==> inputs of run a <==
==> flow/design.v <==
module ws2812b(
    input logic clk, 
    input logic rst,
    input logic serial_in, 
    input logic transmit, 
    output logic ws2812b_out, 
    output logic shift
);
    localparam IDLE = 1'b0;
    localparam TRANSMITTING = 1'b1;
    localparam T0_CYCLE_COUNT = 4'd5;
    localparam T1_CYCLE_COUNT = 4'd10;
    localparam MAX_CYCLE_COUNT = 4'd15;
    logic state;
    logic [3:0] cycle_count;
    logic bit_being_sent;
    always_ff @(posedge clk) begin
        if (rst) begin
            state <= IDLE;
            cycle_count <= 4'd0;
            bit_being_sent <= 1'b0;
        end
        else begin
        unique case (state)
            IDLE:
                if (transmit == 1'b1) begin
                    state <= TRANSMITTING;
                    cycle_count <= 4'd0;
                    bit_being_sent <= serial_in;
                end
            TRANSMITTING:
                if (transmit == 1'b0) begin
                    state <= IDLE;
                end
                else if (cycle_count == MAX_CYCLE_COUNT - 1) begin
                    cycle_count <= 4'd0;
                    bit_being_sent <= serial_in;
                end
                else begin
                    cycle_count <= cycle_count + 1;
                end
        endcase
        end
    end
    always_comb begin
        if (state == TRANSMITTING)
            if (bit_being_sent == 1'b0)
                ws2812b_out = (cycle_count < T0_CYCLE_COUNT);
            else
                ws2812b_out = (cycle_count < T1_CYCLE_COUNT);
        else
            ws2812b_out = 1'b0;
    end
    assign shift = (state == TRANSMITTING) && (cycle_count == 4'd0);
endmodule
module controller (
    input logic clk, 
    input logic rst,
    output logic load_sreg, 
    output logic transmit_pixel, 
    output logic [5:0] pixel, 
    output logic [4:0] frame
);
    localparam TRANSMIT_FRAME       = 1'b0;
    localparam IDLE                 = 1'b1;
    localparam [2:0] READ_CH_VALS   = 3'b001;
    localparam [2:0] LOAD_SREG      = 3'b010;
    localparam [2:0] TRANSMIT_PIXEL = 3'b100;
    localparam [8:0] TRANSMIT_CYCLES    = 9'd360;        
    localparam [19:0] IDLE_CYCLES       = 20'd2000;      
    logic state;
    logic next_state;
    logic [2:0] transmit_phase;
    logic [2:0] next_transmit_phase;
    logic [5:0] pixel_counter;
    logic [4:0] frame_counter;
    logic [8:0] transmit_counter;
    logic [19:0] idle_counter;
    logic transmit_pixel_done;
    logic idle_done;
    assign transmit_pixel_done = (transmit_counter == TRANSMIT_CYCLES - 1);
    assign idle_done = (idle_counter == IDLE_CYCLES - 1);
    always_ff @(posedge clk) begin
        if (rst) begin
            state <= TRANSMIT_FRAME;
            transmit_phase <= READ_CH_VALS;
        end
        else begin
            state <= next_state;
            transmit_phase <= next_transmit_phase;
        end
    end
    always_comb begin
        next_state = 1'bx;
        unique case (state)
            TRANSMIT_FRAME:
                if ((pixel_counter == 6'd63) && (transmit_pixel_done))
                    next_state = IDLE;
                else
                    next_state = TRANSMIT_FRAME;
            IDLE:
                if (idle_done)
                    next_state = TRANSMIT_FRAME;
                else
                    next_state = IDLE;
        endcase
    end
    always_comb begin
        next_transmit_phase = READ_CH_VALS;
        if (state == TRANSMIT_FRAME) begin
            case (transmit_phase)
                READ_CH_VALS:
                    next_transmit_phase = LOAD_SREG;
                LOAD_SREG:
                    next_transmit_phase = TRANSMIT_PIXEL;
                TRANSMIT_PIXEL:
                    next_transmit_phase = transmit_pixel_done ? READ_CH_VALS : TRANSMIT_PIXEL;
            endcase
        end
    end
    always_ff @(posedge clk) begin
        if (rst) begin
            pixel_counter <= 6'd0;
        end
        else if ((state == TRANSMIT_FRAME) && transmit_pixel_done) begin
            pixel_counter <= pixel_counter + 1;
        end
    end
    always_ff @(posedge clk) begin
        if (rst) begin
            frame_counter <= 5'd0;
        end
        else if (idle_done) begin
            frame_counter <= frame_counter + 1;
        end
    end
    always_ff @(posedge clk) begin
        if (rst) begin
            transmit_counter <= 9'd0;
        end
        else if (transmit_phase == TRANSMIT_PIXEL) begin
            transmit_counter <= transmit_counter + 1;
        end
        else begin
            transmit_counter <= 9'd0;
        end
    end
    always_ff @(posedge clk) begin
        if (rst) begin
            idle_counter <= 20'd0;
        end
        else if (state == IDLE) begin
            idle_counter <= idle_counter + 1;
        end
        else begin
            idle_counter <= 20'd0;
        end
    end
    assign pixel = pixel_counter;
    assign frame = frame_counter;
    assign load_sreg = (transmit_phase == LOAD_SREG);
    assign transmit_pixel = (transmit_phase == TRANSMIT_PIXEL);
endmodule
module game_of_life #(
    parameter [63:0] INIT_GRID = 64'hFFFF_FFFF_FFFF_FFFF
)(
    input  logic clk,
    input  logic rst,
    input  logic tick,          
    input  logic load,          
    input  logic load_bit,
    output logic [63:0] grid_out
);
    logic [63:0] grid;
    logic [63:0] next_grid;
    logic [63:0] north, south, east, west;
    logic [63:0] ne, nw, se, sw;
    logic [3:0] neighbors [63:0];
    integer i;
    always_comb begin
        for (i = 0; i < 64; i = i + 1) begin
            north[i] = grid[(((i / 8) + 1) % 8) * 8 + (i % 8)];
            south[i] = grid[(((i / 8) + 7) % 8) * 8 + (i % 8)];
            east[i]  = grid[(i / 8) * 8 + ((i % 8) + 1) % 8];
            west[i]  = grid[(i / 8) * 8 + ((i % 8) + 7) % 8];
            ne[i]    = grid[(((i / 8) + 1) % 8) * 8 + ((i % 8) + 1) % 8];
            nw[i]    = grid[(((i / 8) + 1) % 8) * 8 + ((i % 8) + 7) % 8];
            se[i]    = grid[(((i / 8) + 7) % 8) * 8 + ((i % 8) + 1) % 8];
            sw[i]    = grid[(((i / 8) + 7) % 8) * 8 + ((i % 8) + 7) % 8];
        end
        for (i = 0; i < 64; i = i + 1) begin
            neighbors[i] = north[i] + south[i] + east[i] + west[i] +
                           ne[i] + nw[i] + se[i] + sw[i];
        end
        for (i = 0; i < 64; i = i + 1) begin
            if (grid[i])
                next_grid[i] = (neighbors[i] == 2 || neighbors[i] == 3);
            else
                next_grid[i] = (neighbors[i] == 3);
        end
    end
    always_ff @(posedge clk) begin
        if (rst)
            grid <= INIT_GRID;
        else if (load)
            grid <= {load_bit, grid[63:1]};
        else if (tick)
            grid <= next_grid;
    end
    assign grid_out = grid;
endmodule
module top (
    input  logic clk,
    input  logic rst,
    input  logic load,
    input  logic [2:0] load_rgb,
    output logic _48b
);
    logic [5:0] pixel;
    logic load_sreg, transmit_pixel, shift;
    logic ws_out;
    logic [7:0] red_data, green_data, blue_data;
    logic [23:0] shift_reg;
    logic [23:0] div_counter;
    logic tick;
    always_ff @(posedge clk) begin
        if (rst) begin
            div_counter <= 0;
            tick <= 1'b0;
        end else if (div_counter == 24'd29_999) begin  
            div_counter <= 0;
            tick <= 1'b1;
        end else begin
            div_counter <= div_counter + 1;
            tick <= 1'b0;
        end
    end
    logic [63:0] red_grid, green_grid, blue_grid;
    localparam [63:0] RED_INIT   = 64'b11100000_00000000_00000000_00000000_00000000_00000000_00000000_00000000;  
    localparam [63:0] GREEN_INIT = 64'b00000000_00011100_00000000_00000000_00000000_00000000_00000000_00000000;  
    localparam [63:0] BLUE_INIT  = 64'b00000000_00000000_00000111_00000000_00000000_00000000_00000000_00000000;  
    game_of_life #(.INIT_GRID(RED_INIT))   u_red_gol   (.clk(clk), .rst(rst), .tick(tick), .load(load), .load_bit(load_rgb[2]), .grid_out(red_grid));
    game_of_life #(.INIT_GRID(GREEN_INIT)) u_green_gol (.clk(clk), .rst(rst), .tick(tick), .load(load), .load_bit(load_rgb[1]), .grid_out(green_grid));
    game_of_life #(.INIT_GRID(BLUE_INIT))  u_blue_gol  (.clk(clk), .rst(rst), .tick(tick), .load(load), .load_bit(load_rgb[0]), .grid_out(blue_grid));
    always_comb begin
        red_data   = {8{red_grid[pixel]}};
        green_data = {8{green_grid[pixel]}};
        blue_data  = {8{blue_grid[pixel]}};
    end
    controller u_ctrl (
        .clk(clk),
        .rst(rst),
        .load_sreg(load_sreg),
        .transmit_pixel(transmit_pixel),
        .pixel(pixel),
        .frame()
    );
    ws2812b u_ws (
        .clk(clk),
        .rst(rst),
        .serial_in(shift_reg[23]),
        .transmit(transmit_pixel),
        .ws2812b_out(ws_out),
        .shift(shift)
    );
    always_ff @(posedge clk) begin
        if (load_sreg)
            shift_reg <= {green_data, red_data, blue_data};  
        else if (shift)
            shift_reg <= {shift_reg[22:0], 1'b0};
    end
    assign _48b = ws_out;
endmodule
==> flow/run.sh <==
#!/bin/bash
# the make line also repeats each setting of config.mk as NAME=value (left out here)
make -C /OpenROAD-flow-scripts/flow DESIGN_CONFIG=/design/flow/config.mk WORK_HOME=/design/flow/orfs CLKGATE_MAP_FILE= finish
==> flow/config.mk <==
export PLATFORM = sky130hd
export DESIGN_NAME = top
export DESIGN_NICKNAME = top
export VERILOG_FILES = /design/flow/design.v
export SDC_FILE = /design/flow/constraint.sdc
export NUM_CORES = 4
export LEC_CHECK = 0
export ABC_AREA = 1
export CAP_MARGIN = 20
export CELL_PAD_IN_SITES_DETAIL_PLACEMENT = 2
export CELL_PAD_IN_SITES_GLOBAL_PLACEMENT = 1
export CORE_ASPECT_RATIO = 0.64
export CORE_MARGIN = 6
export CORE_UTILIZATION = 49
export CTS_CLUSTER_SIZE = 81
export GPL_ROUTABILITY_DRIVEN = 0
export HOLD_SLACK_MARGIN = 0.27
export PLACE_DENSITY_LB_ADDON = 0.24
export SETUP_SLACK_MARGIN = -0.25
export SLEW_MARGIN = 20
==> flow/constraint.sdc <==
create_clock -name core_clock -period 10.0 [get_ports {clk}]
set_input_delay 2.0000 -clock core_clock [delete_from_list [all_inputs] [get_ports {clk}]]
set_output_delay 2.0000 -clock core_clock [all_outputs]
set_load 0.01 [all_outputs]
==> inputs of run b, as changes to run a <==
- ABC_AREA: 1 -> unset
- CELL_PAD_IN_SITES_DETAIL_PLACEMENT: 2 -> unset
- CELL_PAD_IN_SITES_GLOBAL_PLACEMENT: 1 -> unset
- CORE_ASPECT_RATIO: 0.64 -> unset
- CORE_MARGIN: 6 -> 2
- CORE_UTILIZATION: 49 -> 72
- CTS_CLUSTER_SIZE: 81 -> unset
- GPL_ROUTABILITY_DRIVEN: 0 -> unset
- HOLD_SLACK_MARGIN: 0.27 -> unset
- PLACE_DENSITY_LB_ADDON: 0.24 -> unset
- SETUP_SLACK_MARGIN: -0.25 -> 1.07
==> flow/constraint.sdc (replaced) <==
create_clock -name core_clock -period 4.19 [get_ports {clk}]
set_input_delay 0.8380 -clock core_clock [delete_from_list [all_inputs] [get_ports {clk}]]
set_output_delay 0.8380 -clock core_clock [all_outputs]
set_load 0.01 [all_outputs]
==> inputs of run c, as changes to run a <==
- ABC_AREA: 1 -> 0
- CAP_MARGIN: 20 -> 10
- CELL_PAD_IN_SITES_DETAIL_PLACEMENT: 2 -> unset
- CELL_PAD_IN_SITES_GLOBAL_PLACEMENT: 1 -> unset
- CORE_ASPECT_RATIO: 0.64 -> unset
- CORE_MARGIN: 6 -> 2
- CORE_UTILIZATION: 49 -> 72
- CTS_CLUSTER_DIAMETER: unset -> 88
- CTS_CLUSTER_SIZE: 81 -> 100
- HOLD_SLACK_MARGIN: 0.27 -> unset
- PLACE_DENSITY: unset -> 0.67
- PLACE_DENSITY_LB_ADDON: 0.24 -> unset
- SETUP_SLACK_MARGIN: -0.25 -> 0.39
- SLEW_MARGIN: 20 -> 40
==> flow/constraint.sdc (replaced) <==
create_clock -name core_clock -period 3.22 [get_ports {clk}]
set_input_delay 0.6440 -clock core_clock [delete_from_list [all_inputs] [get_ports {clk}]]
set_output_delay 0.6440 -clock core_clock [all_outputs]
set_load 0.01 [all_outputs]
==> results <==
metric                                                                   run b                              run a                       run c
Outcome                                               timing/DRC/antenna clean                     did not finish             failed layout checks
Failing step                                                                 -  detailed placement (3_5_place_dp)                           -
Layout check failures                                                        -                                  -        negative setup slack
Count of final setup violators                                               0                                  -                          13
Total iterations of the first detailed-routing run                           6                                  -                           6
DRT iter0 DRCs                                                            4164                                  -                        3903
Root buf cell                                       sky130_fd_sc_hd__clkbuf_16                                  -  sky130_fd_sc_hd__clkbuf_16
Post-CTS resize count                                                      548                                  -                         264
Power density normalized to cell area                              130 nW/um^2                                  -                 163 nW/um^2
Width of the die                                                        257 um                             397 um                      257 um
Worst min-delay path startpoint                                 div_counter[0]                                  -    u_ctrl.transmit_phase[0]
Combinational gate area                                             36200 um^2                                  -                  36700 um^2
Peak clock frequency supported by timing                             0.297 GHz                                  -                   0.303 GHz
Die outline area                                                    66000 um^2                        103000 um^2                  66000 um^2
Combinational power                                                     773 uW                                  -                     1000 uW
Met3 global-route usage                                                 0.0658                                  -                      0.0557
Top routing layer in use                                                  met4                                  -                        met5
Register cell area after layout                                      6640 um^2                                  -                   6660 um^2
Routed wl met3                                                         15.0 mm                                  -                     13.5 mm
Busiest layer in global routing                                           met2                                  -                        met2
Area of the core                                                    63100 um^2                         93100 um^2                  63100 um^2
Worst setup path startpoint                                u_blue_gol.grid[24]                                  -         u_blue_gol.grid[33]
Highest cell delay on the worst timing path                            0.51 ns                                  -                     0.50 ns
Post-synth top area share                                                0.334                              0.330                       0.334
Power figures rest on the tool's default switching activity, not on a simulated workload.
